==> run E: inputs <==
## eth_rx
module eth_rx (
    input wire i_clk,
    input wire i_reset,
    input wire [31:0] i_xver_rx_data,
    output logic [31:0] m00_axis_tdata,
    output logic [3:0] m00_axis_tkeep,
    output logic m00_axis_tvalid,
    output logic m00_axis_tlast,
    output logic m00_axis_tuser
);
    wire [31:0] rx_gearbox_data_out, rx_descrambled_data;
    wire [1:0] rx_header;
    wire rx_data_valid, rx_header_valid;
    wire rx_gearbox_slip;
    wire [31:0] rx_decoded_data;
    wire [3:0] rx_decoded_ctl;
    rx_gearbox #(.REGISTER_OUTPUT(1))
    u_rx_gearbox (
        .i_clk(i_clk),
        .i_reset(i_reset),
        .i_data(i_xver_rx_data),
        .i_slip(rx_gearbox_slip),
        .o_data(rx_gearbox_data_out),
        .o_header(rx_header),
        .o_data_valid(rx_data_valid),
        .o_header_valid(rx_header_valid)
    );
    lock_state u_lock_state(
        .i_clk(i_clk),
        .i_reset(i_reset),
        .i_header(rx_header),
        .i_valid(rx_header_valid),
        .o_slip(rx_gearbox_slip)
    );
    scrambler #(
        .DESCRAMBLE(1)
    ) u_descrambler(
        .i_clk(i_clk),
        .i_reset(i_reset),
        .i_init_done(!i_reset),
        .i_pause(!rx_data_valid),
        .i_data(rx_gearbox_data_out),
        .o_data(rx_descrambled_data)
    );
    decoder u_decoder(
        .i_reset(i_reset),
        .i_rxc(i_clk),
        .i_rxd(rx_descrambled_data),
        .i_rx_header(rx_header),
        .i_rx_data_valid(rx_data_valid),
        .i_rx_header_valid(rx_header_valid),
        .o_rxd(rx_decoded_data),
        .o_rxctl(rx_decoded_ctl)
    );
    wire [3:0] early_term_loc;
    generate for (genvar gi = 0; gi < 4; gi++) begin: l_early_term_loc
        assign early_term_loc[gi] = rx_data_valid && rx_decoded_data[gi*8 +: 8] == RS_TERM && rx_decoded_ctl[gi];
    end endgenerate
    logic [31:0] xgmii_rx_data;
    logic [3:0] xgmii_rx_ctl;
    logic phy_rx_valid;
    logic [3:0] term_loc;
  ...
clock: 5.39 ns
lec_check: 0
cap_margin: 20
core_margin: 2
core_utilization: 70
cts_cluster_diameter: 339
cts_cluster_size: 20
max_routing_layer: met4
place_density_lb_addon: 0.0
setup_slack_margin: 1.48
slew_margin: 20
tns_end_percent: 5
run.sh (not shown) runs the stock make flow with config.mk's settings and CLKGATE_MAP_FILE=.
==> run M: changes against run E <==
- CORE_UTILIZATION: 70 -> 68
- CTS_CLUSTER_DIAMETER: 339 -> not set
- MAX_ROUTING_LAYER: met4 -> not set
- PLACE_DENSITY_LB_ADDON: 0.0 -> not set
- SETUP_SLACK_MARGIN: 1.48 -> -0.31
- TNS_END_PERCENT: 5 -> not set
==> flow/constraint.sdc (replaced) <==
create_clock -name core_clock -period 5.05 [get_ports {i_clk}]
set_input_delay 1.0100 -clock core_clock [delete_from_list [all_inputs] [get_ports {i_clk}]]
set_output_delay 1.0100 -clock core_clock [all_outputs]
set_load 0.01 [all_outputs]
==> run X: changes against run E <==
- CORE_UTILIZATION: 70 -> 68
- CTS_CLUSTER_DIAMETER: 339 -> 29
- CTS_CLUSTER_SIZE: 20 -> not set
- MAX_ROUTING_LAYER: met4 -> not set
- PLACE_DENSITY_LB_ADDON: 0.0 -> not set
- SETUP_SLACK_MARGIN: 1.48 -> 1.32
- TNS_END_PERCENT: 5 -> not set
==> flow/constraint.sdc (replaced) <==
create_clock -name core_clock -period 5.97 [get_ports {i_clk}]
set_input_delay 1.1940 -clock core_clock [delete_from_list [all_inputs] [get_ports {i_clk}]]
set_output_delay 1.1940 -clock core_clock [all_outputs]
set_load 0.01 [all_outputs]
==> run Z: changes against run E <==
- ABC_AREA: not set -> 1
- CAP_MARGIN: 20 -> 35
- CELL_PAD_IN_SITES_DETAIL_PLACEMENT: not set -> 1
- CELL_PAD_IN_SITES_GLOBAL_PLACEMENT: not set -> 2
- CORE_ASPECT_RATIO: not set -> 0.81
- CORE_UTILIZATION: 70 -> 29
- CTS_CLUSTER_DIAMETER: 339 -> 215
- CTS_CLUSTER_SIZE: 20 -> not set
- GPL_TIMING_DRIVEN: not set -> 1
- PLACE_DENSITY_LB_ADDON: 0.0 -> not set
- SETUP_SLACK_MARGIN: 1.48 -> not set
- TNS_END_PERCENT: 5 -> not set
==> flow/constraint.sdc (replaced) <==
create_clock -name core_clock -period 6.5 [get_ports {i_clk}]
set_input_delay 1.3000 -clock core_clock [delete_from_list [all_inputs] [get_ports {i_clk}]]
set_output_delay 1.3000 -clock core_clock [all_outputs]
set_load 0.01 [all_outputs]
==> results <==
- Run M finished but failed the layout checks on setup timing. Run X died in global routing with GRT-0232. Run Z produced a clean layout. Run E completed, yet does not pass: setup timing.
- Register-to-register slack: run Z > run M > run E.
- The lowest fmax belongs to run E, the highest to run M.
- Die area: run Z is higher than run M (about 130%).
- Flip-flop count is the same in run Z and run E.
- Count of clock-buffer cells in the layout: run E < run M < run Z.
- Synthesized cell count is the same in run X and run E.
- Clock power, highest first: run M, run Z, run E.
- Worst hold slack, lowest first: run Z, run E, run M.
- Final cell count: run E is lower than run Z (29%).
==> figures <==
metric	run Z	run X	run M	run E
Count of nets left with antenna violations after detail routing	0	-	0	0
Critical path buffers and inverters	4	-	4	3
Highest Clock Rate	0.181 GHz	-	0.182 GHz	0.167 GHz
Critical path start-end classification	reg2reg	-	reg2reg	reg2reg
Status	no timing/DRC/antenna violations	stopped before the end	finished with violations	finished with violations
Stage where the flow stopped	-	global routing	-	-
Reasons for failing layout checks	-	-	setup timing	setup timing
Leading power group	combinational cells	-	combinational cells	combinational cells
H-tree levels	2	3	2	1
Num tapcells	1652	-	696	688
Wl on met1	106000 microns	-	52600 microns	50900 microns
P_sw	5.07 mW	-	5.30 mW	4.50 mW
Die width	395 microns	237 microns	237 microns	233 microns
Clock latency at the later pin of the worst-skew pair	0.68 ns	-	0.64 ns	0.63 ns
Routability congestion estimate from global placement	0.965	1.13	1.16	1.14
Crit. End Element	flip-flop	-	flip-flop	flip-flop
Worst setup margin	0.978 ns	-	-0.458 ns	-0.587 ns
Kind of path behind the tightest hold check	reg2reg	-	reg2reg	reg2reg
Worst setup SP type	flip-flop	-	flip-flop	flip-flop
Remaining max-slew budget at the tightest pin	0.335	-	0.115	0.239
Combinational Power	4.49 mW	-	5.05 mW	4.62 mW
Row cnt	116	85	85	84

========
==> inputs of 10-13 <==
eth_rx again, from the RTL that the note above started with.
==> flow/design.v (excerpt) <==
module eth_rx (
    input wire i_clk,
    input wire i_reset,
    input wire [31:0] i_xver_rx_data,
    output logic [31:0] m00_axis_tdata,
    output logic [3:0] m00_axis_tkeep,
    output logic m00_axis_tvalid,
    output logic m00_axis_tlast,
    output logic m00_axis_tuser
);
clock: 5.96 ns
lec_check: 0
cap_margin: 0
cell_pad_in_sites_detail_placement: 2
core_margin: 7
core_utilization: 51
gpl_routability_driven: 0
gpl_timing_driven: 0
max_routing_layer: met4
min_routing_layer: met2
setup_slack_margin: 1.4
slew_margin: 20
tns_end_percent: 70
==> inputs of 02-04, as changes to 10-13 <==
CAP_MARGIN = 20   (was 0)
CELL_PAD_IN_SITES_DETAIL_PLACEMENT = default   (was 2)
CORE_MARGIN = 2   (was 7)
CORE_UTILIZATION = 40   (was 51)
GPL_ROUTABILITY_DRIVEN = default   (was 0)
GPL_TIMING_DRIVEN = default   (was 0)
MAX_ROUTING_LAYER = default   (was met4)
MIN_ROUTING_LAYER = default   (was met2)
SETUP_SLACK_MARGIN = default   (was 1.4)
TNS_END_PERCENT = default   (was 70)
==> flow/constraint.sdc (replaced) <==
create_clock -name core_clock -period 6.5 [get_ports {i_clk}]
set_input_delay 1.3000 -clock core_clock [delete_from_list [all_inputs] [get_ports {i_clk}]]
set_output_delay 1.3000 -clock core_clock [all_outputs]
set_load 0.01 [all_outputs]
==> qor summary <==
item                                                           02-04                              10-13
Chip height                                                   307 µm                             283 µm
Cell area after technology mapping                         36800 µm²                          36800 µm²
AND-OR/OR-AND share of the synthesized area                    21.5%                              21.5%
Result of the run                   no timing/DRC/antenna violations             stopped before the end
Last stage reached                                                 -  detailed placement (3_5_place_dp)
# Cells Yosys                                                   4754                               4754
Row count                                                        111                                 98
Cell taking the most area after synthesis                    dfxtp_1                            dfxtp_1
Mux share of post-synthesis cell area                          12.0%                              12.0%
Count of distinct cell types in the synthesized netlist          103                                103
Core box area                                              91400 µm²                          71500 µm²
Fraction of the core area occupied by cells at floorplan       40.3%                              51.5%
EDFF count, synth                                                  0                                  0
Die Span X                                                    307 µm                             283 µm
XOR/XNOR Area Share                                            14.7%                              14.7%
Yosys synthesis chip area                                  36800 µm²                          36800 µm²
Area fraction in and, or, nand and nor cells                   22.6%                              22.6%
Synth Register Bits                                              431                                431
Mean cell area of the mapped netlist                        7.74 µm²                           7.74 µm²
# port buffers                                                    72                                 69
Total die size                                             94500 µm²                          79900 µm²
Most instantiated library cell after synthesis                nor2_1                             nor2_1

========
==> inputs of build 44 <==
Starting RTL as in the previous note.
clock: 5.2 ns
lec_check: 0
abc_area: 1
cap_margin: 20
cell_pad_in_sites_detail_placement: 0
core_margin: 2
core_utilization: 58
cts_cluster_size: 100
gpl_timing_driven: 1
hold_slack_margin: 0.25
place_density_lb_addon: 0.06
setup_slack_margin: 1.54
slew_margin: 20
==> trial 64 (differences from build 44) <==
- CORE_UTILIZATION: 58 -> 68
- CTS_CLUSTER_DIAMETER: unset -> 354
- CTS_CLUSTER_SIZE: 100 -> unset
- HOLD_SLACK_MARGIN: 0.25 -> 0.29
- SETUP_SLACK_MARGIN: 1.54 -> unset
- TNS_END_PERCENT: unset -> 5
==> flow/constraint.sdc (replaced) <==
create_clock -name core_clock -period 8.38 [get_ports {i_clk}]
set_input_delay 1.6760 -clock core_clock [delete_from_list [all_inputs] [get_ports {i_clk}]]
set_output_delay 1.6760 -clock core_clock [all_outputs]
set_load 0.01 [all_outputs]
==> build 84 (differences from build 44) <==
- CTS_CLUSTER_SIZE: 100 -> 15
- SETUP_SLACK_MARGIN: 1.54 -> -0.25
==> flow/constraint.sdc (replaced) <==
create_clock -name core_clock -period 3.5 [get_ports {i_clk}]
set_input_delay 0.7000 -clock core_clock [delete_from_list [all_inputs] [get_ports {i_clk}]]
set_output_delay 0.7000 -clock core_clock [all_outputs]
set_load 0.01 [all_outputs]
==> results <==
- Trial 64 finished clean. Build 84 finished with negative setup slack left. Build 44 finished with timing, DRC and antenna clean.
- First-iteration DRC count, highest first: trial 64, build 84, build 44.
- Cell count, lowest first: trial 64, build 44, build 84.
- Setup slack, highest first: trial 64, build 44, build 84.
- In synthesized cell count, build 84 and trial 64 do not differ.
- Critical path depth, highest first: build 84, build 44, trial 64.
- The lowest sequential share of layout area belongs to build 84, the highest to trial 64.
- The power of build 84 is 2.7 times that of trial 64.
- Of build 44 and build 84, build 84 has the higher non-clock buffer count (gap 566).
- The lowest clock-buffer cell count belongs to trial 64, the highest to build 44.
- Routed wire length: build 84 > build 44 > trial 64.
==> figures <==
| item | build 84 | build 44 | trial 64 |
|---|---|---|---|
| Result of the run | complete, but fails checks | no timing/DRC/antenna violations | no timing/DRC/antenna violations |
| Layout check failures | negative setup slack | - | - |
| Initial antenna violation count | 8 | 11 | 11 |
| Placer's final routability congestion estimate | 1.194 | 1.156 | 1.195 |
| Non-Filler Instances | 7,757 | 7,195 | 6,796 |
| Slew at the pin closest to its max-slew limit | 1.093 ns | 1.154 ns | 1.174 ns |
| Sw Share | 43.81% | 45.66% | 45.71% |
| Total routed wire length on the met1 layer | 64.43 mm | 64.17 mm | 55.14 mm |
| Cell type of the slowest stage on the worst timing path | nand3_1 | dfxtp_2 | inv_2 |
| Static Leakage | 22.65 nW | 19.92 nW | 17.78 nW |
| Post-layout net count | 6,995 | 6,437 | 6,142 |
| Clk Latency, worst-skew pair | 0.65 ns | 0.63 ns | 0.65 ns |
| Number of signal-net inverters in the final layout | 662 | 664 | 662 |
| Pre-CTS setup slack | -0.8675 ns | 0.4837 ns | 2.973 ns |
| Power attributed to combinational cells | 0.00971 W | 0.00593 W | 0.00328 W |
| Total buffers and inverters traversed by the critical path | 4 | 6 | 4 |
| Num CTS Buffers | 48 | 48 | 45 |
| Wire length of the first global-routing pass | 253.5 mm | 250.9 mm | 229.8 mm |
| Core Region | 61,480 um2 | 61,480 um2 | 52,450 um2 |
| Number of buffers inserted to repair setup after CTS | 49 | 105 | 0 |
| Highest attainable clock frequency | 203.8 MHz | 224.5 MHz | 172.7 MHz |
| Data arrival time of the worst path | 5.50 ns | 5.02 ns | 6.32 ns |
| Number of vias in the routed layout | 50,062 | 47,560 | 45,396 |
Power figures rest on the tool's default switching activity, not on a simulated workload.
